==> flow/design.v (excerpt) <==
module Convolution2D(clk, rst, en_conv2d, base_result_addr, pix_base_addr, kernel_base_addr,
							in_pix, completed, pix_done, addrA, addrB, out_pix, kernel_weight
							);
For scale: ~2000 cells after synthesis, ~140 I/O pins.
Settings: LEC_CHECK=0, CAP_MARGIN=20, CORE_MARGIN=2, CORE_UTILIZATION=68, CTS_CLUSTER_SIZE=37, SETUP_SLACK_MARGIN=1.42, SLEW_MARGIN=20; clock period 4.77 ns.
run.sh (not shown) runs the stock make flow with config.mk's settings and CLKGATE_MAP_FILE=.
The baseline completed, yet does not pass: negative setup slack.
Then changed:
- CORE_UTILIZATION: 68 -> 21
- CTS_CLUSTER_SIZE: 37 -> not set
- SETUP_SLACK_MARGIN: 1.42 -> not set
- clock period: 4.77 -> 8.59 ns (I/O delays scaled with it)
This time the run ran to the end with no violations.
Wire length went down by about a fifth.
Cell area went down by a little under a tenth.
Non-clock buffer count went down by 197.
Sequential cell count does not change.
Then changed:
- CORE_UTILIZATION: 21 -> 68
- CTS_CLUSTER_SIZE: not set -> 37
- clock period: 8.59 -> 5.99 ns (I/O delays scaled with it)
What happened: This time the run finished but fails on negative setup slack; synthesized cell count is unchanged; synthesized area does not change; routed wire length climbs by 17%; sequential cell count stays the same.
Then changed:
- CTS_CLUSTER_DIAMETER: not set -> 50
- CTS_CLUSTER_SIZE: 37 -> 24
- clock period: 5.99 -> 4.42 ns (I/O delays scaled with it)
The changed run completed, yet does not pass: negative setup slack.
First-iteration DRC count is higher by 43%.
Routed wire length is higher by 15%.
Area after synthesis does not change.
Design area is higher by 1.9%.
Via count is higher by 5.7%.
Clock-buffer cell count is lower by 1.
Non-clock buffer count is higher by 21.

* * *

== willow ==
Starting RTL as in the previous note.
export LEC_CHECK = 0
export CAP_MARGIN = 20
export CORE_MARGIN = 2
export CORE_UTILIZATION = 72
export CTS_CLUSTER_DIAMETER = 337
export CTS_CLUSTER_SIZE = 95
export PLACE_DENSITY = 0.36
export SLEW_MARGIN = 20
export TNS_END_PERCENT = 15
create_clock -name core_clock -period 5.94 [get_ports {clk}]
In the summary table, willow is marked failed, with error ODB-0269 raised in global routing (5_1_grt).
### willow -> cedar
Settings: CORE_UTILIZATION changed from 72 to 69; TNS_END_PERCENT changed from 15 to 10; CORE_ASPECT_RATIO newly set to 0.5; SETUP_SLACK_MARGIN newly set to 1.13.
cedar finished all stages; layout check result: FAIL, due to setup timing. cedar and willow ended up with roughly the same synthesized-area fraction occupied by and/or/nand/nor cells. willow -> cedar: core box area increased by a few percent. Compared to willow, cedar has die size about 4.5% higher. Summary of cedar over willow: synthesized chip area reported by yosys ~0 delta, worst slack after detailed placement increased 0.047 ns. Cell area after synthesis came out exactly the same in cedar and willow.
--- input diff cedar..juniper ---
Settings: clearing SETUP_SLACK_MARGIN, which used to be 1.13; swapping 95 for 42 in CTS_CLUSTER_SIZE; clearing PLACE_DENSITY, which used to be 0.36; clearing TNS_END_PERCENT, which used to be 10; clearing CTS_CLUSTER_DIAMETER, which used to be 337; swapping 69 for 70 in CORE_UTILIZATION; clearing CORE_ASPECT_RATIO, which used to be 0.5; swapping 5.94 for 5.75 in the clock period (ns, I/O delays scaled along).
The count of placed standard cells including taps number comes out lower for juniper vs cedar.
juniper: aborted in global routing (5_1_grt) (tool error)
cedar: complete, dirty (setup timing)
juniper -> cedar: synthesized chip area reported by yosys delta 0, exact match
Against cedar as the reference, juniper delivers a lower core area.
juniper vs cedar: routability-driven placement congestion ratio up slightly
juniper improves on cedar in floorplan die area.
Share of synthesized cell area in and-or and or-and compound cells across cedar and juniper: no real change.
[diff] pre-CTS setup slack, juniper relative to cedar: regression
Delta (juniper minus cedar): floorplan core density rose by 0.62 points, HPWL after detailed placement rose by 7.8%.
Lower overall die width among cedar and juniper: juniper
Input-level comparison between lagoon and juniper:
Settings: swapping 70 for 72 in CORE_UTILIZATION; swapping 42 for 48 in CTS_CLUSTER_SIZE; swapping 5.75 for 6.54 in the clock period (ns, I/O delays scaled along).
### Flow results
- lagoon had finished all stages when the layout checks came back failing, citing setup timing.
- Post-detailed-placement cell area, lagoon and juniper: higher on juniper
- Die size, lagoon and juniper, higher one = juniper.
- lagoon -> juniper: synthesized-area fraction occupied by xor and xnor cells delta 0, exact match
- The number of setup buffers added after CTS in lagoon sits 35 below the value recorded for juniper.
- The placeable core region of lagoon was superior to that of juniper.
- The mean instance size in the synthesized netlist was comparable across lagoon and juniper.
- Diff lagoon..juniper | count of buffers from port buffering | unchanged
Changes in sierra relative to lagoon:
Settings: an added CTS_CLUSTER_DIAMETER of 72; a change of CORE_UTILIZATION from 72 to 70; a change of the clock period (ns, I/O delays scaled along) from 6.54 to 6.0.
- In sierra the implementation completed, yet the final layout does not meet the checks, the culprit being setup timing.
- In the flow results for sierra and lagoon, the share of cell area taken by flip-flops and latches is smaller on sierra.
- Changes observed in sierra relative to lagoon: worst hold path stage count barely changed, netlist area before placement level, worst hold slack now sits at about the same level, sum of routed wire length over all layers rose 7200 um.
- Side by side, cell count turned out higher in sierra than in lagoon.
- sierra reports a higher post-cts gate resize count than lagoon does.
- As far as synthesized cell count goes, lagoon and sierra are indistinguishable; the numbers are identical.
- Launching element of the worst setup path = kernel_weight[13]: sierra; launching element of the worst setup path = in_pix[9]: lagoon
- lagoon vs sierra, timing endpoint of the critical path: P1.calc1.temp[28] vs P1.calc1.temp[18]
- Looking at layout-stage area growth over the synthesis result, sierra sits 3.0 points higher than lagoon does.
- Looking only at footprint of the multi-input gates, and setting everything else aside, the lower value of sierra and lagoon goes to lagoon.
